==> build 17 <==
==> flow/design.v <==
module ALU_STAGE (
  input clock_in,
  input [31:0] a_in,
  input [31:0] b_in,
  input [3:0] uop_in,
  output [31:0] result_out
);
reg [31:0] a_q;
reg [31:0] b_q;
reg [3:0] uop_q;
reg [31:0] result_q;
wire [31:0] alu_result;
ALU #(.DATA_WIDTH(32)) alu0 (
  .a_data_in(a_q),
  .b_data_in(b_q),
  .uop_in(uop_q),
  .result_out(alu_result)
);
always @(posedge clock_in) begin
  a_q <= a_in;
  b_q <= b_in;
  uop_q <= uop_in;
  result_q <= alu_result;
end
assign result_out = result_q;
endmodule

module ALU
  #(parameter DATA_WIDTH = 32)(
    input [DATA_WIDTH-1:0]  a_data_in,  
    input [DATA_WIDTH-1:0]  b_data_in,  
    input [3:0]             uop_in,
    output reg [DATA_WIDTH-1:0] result_out
);
always@(*) begin
  case(uop_in)
    4'b0000: result_out = a_data_in + b_data_in;
    4'b0001: result_out = a_data_in - b_data_in;
    4'b0010: result_out = a_data_in|b_data_in;
    4'b0011: result_out = a_data_in&b_data_in;
    4'b0100: result_out = a_data_in^b_data_in;
    4'b1000: result_out = a_data_in;
    4'b1001: result_out = b_data_in;
    4'b1010: result_out = ($signed(a_data_in)<$signed(b_data_in))?32'd1:32'd0;
    4'b1011: result_out = (a_data_in<b_data_in)?32'd1:32'd0;
    4'b1101: result_out = $signed(a_data_in) >>> b_data_in[4:0];
    4'b1110: result_out = a_data_in >> b_data_in[4:0];
    4'b1111: result_out = a_data_in << b_data_in[4:0];
    default: result_out = 32'h00000000;
  endcase
end
endmodule
==> flow/run.sh <==
#!/bin/bash
# the make line also repeats each setting of config.mk as NAME=value (left out here)
make -C /OpenROAD-flow-scripts/flow DESIGN_CONFIG=/design/flow/config.mk WORK_HOME=/design/flow/orfs CLKGATE_MAP_FILE= finish
==> flow/config.mk <==
export PLATFORM = sky130hd
export DESIGN_NAME = ALU_STAGE
export DESIGN_NICKNAME = ALU_STAGE
export VERILOG_FILES = /design/flow/design.v
export SDC_FILE = /design/flow/constraint.sdc
export NUM_CORES = 4
export LEC_CHECK = 0
export ABC_AREA = 1
export CAP_MARGIN = 20
export CORE_ASPECT_RATIO = 0.5
export CORE_MARGIN = 2
export CORE_UTILIZATION = 72
export CTS_CLUSTER_DIAMETER = 353
export CTS_CLUSTER_SIZE = 100
export PLACE_DENSITY = 0.38
export SETUP_SLACK_MARGIN = 0.44
export SLEW_MARGIN = 20
export TNS_END_PERCENT = 5
==> flow/constraint.sdc <==
create_clock -name core_clock -period 1.46 [get_ports {clock_in}]
set_input_delay 0.2920 -clock core_clock [delete_from_list [all_inputs] [get_ports {clock_in}]]
set_output_delay 0.2920 -clock core_clock [all_outputs]
set_load 0.01 [all_outputs]
==> inputs of trial 66, as changes to build 17 <==
--- a/flow/config.mk
+++ b/flow/config.mk
@@ -9,10 +9,7 @@
 export CAP_MARGIN = 20
-export CORE_ASPECT_RATIO = 0.5
 export CORE_MARGIN = 2
 export CORE_UTILIZATION = 72
-export CTS_CLUSTER_DIAMETER = 353
+export CTS_CLUSTER_DIAMETER = 374
 export CTS_CLUSTER_SIZE = 100
-export PLACE_DENSITY = 0.38
-export SETUP_SLACK_MARGIN = 0.44
+export PLACE_DENSITY_LB_ADDON = 0.0
 export SLEW_MARGIN = 20
-export TNS_END_PERCENT = 5
==> flow/constraint.sdc (replaced) <==
create_clock -name core_clock -period 2.68 [get_ports {clock_in}]
set_input_delay 0.5360 -clock core_clock [delete_from_list [all_inputs] [get_ports {clock_in}]]
set_output_delay 0.5360 -clock core_clock [all_outputs]
set_load 0.01 [all_outputs]
==> impl_metrics.xml <==
<?xml version="1.0" encoding="UTF-8"?>
<metrics>
  <group name="outcome">
    <metric name="outcome" unit="">aborted with a tool error</metric>
    <metric name="flow.stopped_at" unit="">detailed placement</metric>
    <metric name="error_message" unit="">[ERROR DPL-0033] detailed placement checks failed during check placement.</metric>
  </group>
  <group name="synthesis">
    <metric name="synth_nets" unit="">2521</metric>
    <metric name="netlist.top_cell.by_area" unit="">sky130_fd_sc_hd__nand2_1</metric>
  </group>
  <group name="floorplanning">
    <metric name="die_x" unit="µm">192</metric>
    <metric name="std_cell_rows" unit="">34</metric>
    <metric name="floorplan.initialDensity" unit="%">73.3</metric>
    <metric name="die.size.y" unit="µm">97.8</metric>
    <metric name="total_core_area" unit="µm²">17300</metric>
  </group>
</metrics>
# the run above: build 17

==> impl_metrics.xml <==
<?xml version="1.0" encoding="UTF-8"?>
<metrics>
  <group name="floorplanning">
    <metric name="die_x" unit="µm">137</metric>
    <metric name="total_core_area" unit="µm²">17200</metric>
    <metric name="std_cell_rows" unit="">48</metric>
    <metric name="die.size.y" unit="µm">137</metric>
    <metric name="floorplan.initialDensity" unit="%">73.4</metric>
  </group>
  <group name="synthesis">
    <metric name="mappedNetlistArea" unit="µm²">12700</metric>
    <metric name="synth_nets" unit="">2521</metric>
    <metric name="netlist.top_cell.by_area" unit="">sky130_fd_sc_hd__nand2_1</metric>
  </group>
  <group name="final_timing">
    <metric name="final_critical_path_setup_slack" unit="ns">-0.00240</metric>
    <metric name="timing.final.setup_violations" unit="">2</metric>
  </group>
  <group name="outcome">
    <metric name="outcome" unit="">complete, but fails checks</metric>
    <metric name="violations" unit="">setup timing</metric>
  </group>
  <group name="power_and_ir_drop">
    <metric name="power.combinational.fraction" unit="%">43.6</metric>
  </group>
</metrics>
# the run above: trial 66



==> exp/sierra <==
Starts from the design.v that is shown in full above.
clock: 2.14 ns
lec_check: 0
abc_area: 1
cap_margin: 35
core_margin: 2
core_utilization: 56
hold_slack_margin: 0.29
min_routing_layer: met1
setup_slack_margin: 0.12
slew_margin: 20
tns_end_percent: 45
run.sh (not shown) runs the stock make flow with config.mk's settings and CLKGATE_MAP_FILE=.
==> inputs of exp/harbor, as changes to exp/sierra <==
==> flow/config.mk (replaced) <==
export PLATFORM = sky130hd
export DESIGN_NAME = ALU_STAGE
export DESIGN_NICKNAME = ALU_STAGE
export VERILOG_FILES = /design/flow/design.v
export SDC_FILE = /design/flow/constraint.sdc
export NUM_CORES = 4
export LEC_CHECK = 0
export ABC_AREA = 1
export CAP_MARGIN = 20
export CORE_ASPECT_RATIO = 0.5
export CORE_MARGIN = 2
export CORE_UTILIZATION = 72
export CTS_CLUSTER_DIAMETER = 353
export CTS_CLUSTER_SIZE = 100
export PLACE_DENSITY = 0.38
export SLEW_MARGIN = 20
==> flow/constraint.sdc (replaced) <==
create_clock -name core_clock -period 1.46 [get_ports {clock_in}]
set_input_delay 0.2920 -clock core_clock [delete_from_list [all_inputs] [get_ports {clock_in}]]
set_output_delay 0.2920 -clock core_clock [all_outputs]
set_load 0.01 [all_outputs]
==> results <==
	exp/harbor	exp/sierra
Outcome	stopped before the end	complete, but fails checks
Failing step	detailed placement (3_5_place_dp)	-
Layout check failures	-	negative setup slack
Netlist area before placement	12700 um2	12700 um2
Starting density of the core	0.733	0.564
GP Congestion	1.25	1.05
Die span in x	192 um	154 um
Core region area	17300 um2	22400 um2
Count of library flops with an enable pin	0	0
Most popular library cell in the synthesized design by count	sky130_fd_sc_hd__nand2_1	sky130_fd_sc_hd__nand2_1
Overall die area	18700 um2	23800 um2
Async set or reset register ratio after synthesis	0	0
Cell Rows	34	55
Mux share of post-synthesis cell area	0	0
DIE HEIGHT	97.8 um	154 um
Flip-flop cell with the highest count after synthesis	sky130_fd_sc_hd__dfxtp_1	sky130_fd_sc_hd__dfxtp_1


==> v15 <==
RTL: the design.v shown in full above, as it stands there.
Settings: LEC_CHECK=0, ABC_AREA=0, CAP_MARGIN=35, CORE_MARGIN=2, CORE_UTILIZATION=61, HOLD_SLACK_MARGIN=0.29, MIN_ROUTING_LAYER=met1, SETUP_SLACK_MARGIN=-0.13, SLEW_MARGIN=20, TNS_END_PERCENT=45; clock period 2.14 ns.
==> v21 (differences from v15) <==
==> flow/config.mk (replaced) <==
export PLATFORM = sky130hd
export DESIGN_NAME = ALU_STAGE
export DESIGN_NICKNAME = ALU_STAGE
export VERILOG_FILES = /design/flow/design.v
export SDC_FILE = /design/flow/constraint.sdc
export NUM_CORES = 4
export LEC_CHECK = 0
export ABC_AREA = 1
export CAP_MARGIN = 20
export CELL_PAD_IN_SITES_GLOBAL_PLACEMENT = 2
export CORE_MARGIN = 10
export CORE_UTILIZATION = 45
export CTS_CLUSTER_DIAMETER = 365
export CTS_CLUSTER_SIZE = 98
export PLACE_DENSITY = 0.39
export SLEW_MARGIN = 20
==> flow/constraint.sdc (replaced) <==
create_clock -name core_clock -period 4.0 [get_ports {clock_in}]
set_input_delay 0.8000 -clock core_clock [delete_from_list [all_inputs] [get_ports {clock_in}]]
set_output_delay 0.8000 -clock core_clock [all_outputs]
set_load 0.01 [all_outputs]
==> notes.md <==
run results: die area=around 35,000 µm², Floorplan Nets=about 2.5k, Adder Area Share=10.1%, cell area after synthesis=roughly 13,000 µm², xor/xnor share=less than 1%, Commonest cells post-synth=839 x nand2_1, 395 x nand3_1, 317 x inv_1, stop err=[ERROR GPL-0301] Utilization 102.547 % exceeds 100%., Seq share, synth=roughly 16%, Mapped Cells=between 2k and 2.5k, # rows=61, Synth area leaders=nand2_1 25%, dfxtp_1 16%, nand3_1 16%, ao+oa area frac=9.92%, area of the core=27,800 µm², post-synthesis chip area from yosys=12,700 µm², stopping stage=3_3_place_gp, Yosys Instances=~2.4k, status=aborted with a tool error, Initial Utilization=a little under half, most common cell in the netlist=nand2_1, Top cell area share=between 20 and 25%, Die Span X=188 µm, Simple Share, Synth=between 50 and 60%
The numbers above come from v21.

==> notes.md <==
run results: cell area after synthesis=between 10,000 and 15,000 µm², most common cell in the netlist=nor2_1, stopping stage=4_1_cts, area of the core=~17,000 µm², Adder Area Share=11.8%, Die Span X=137 µm, post-synthesis chip area from yosys=10,800 µm², Initial Utilization=between 60% and 70%, Synth area leaders=dfxtp_1 19%, ha_1 11%, mux4_2 9.0%, ao+oa area frac=a little under a third, stop err=[ERROR DPL-0033] detailed placement checks failed during check placement., Mapped Cells=1,425, status=aborted with a tool error
The numbers above come from v15.

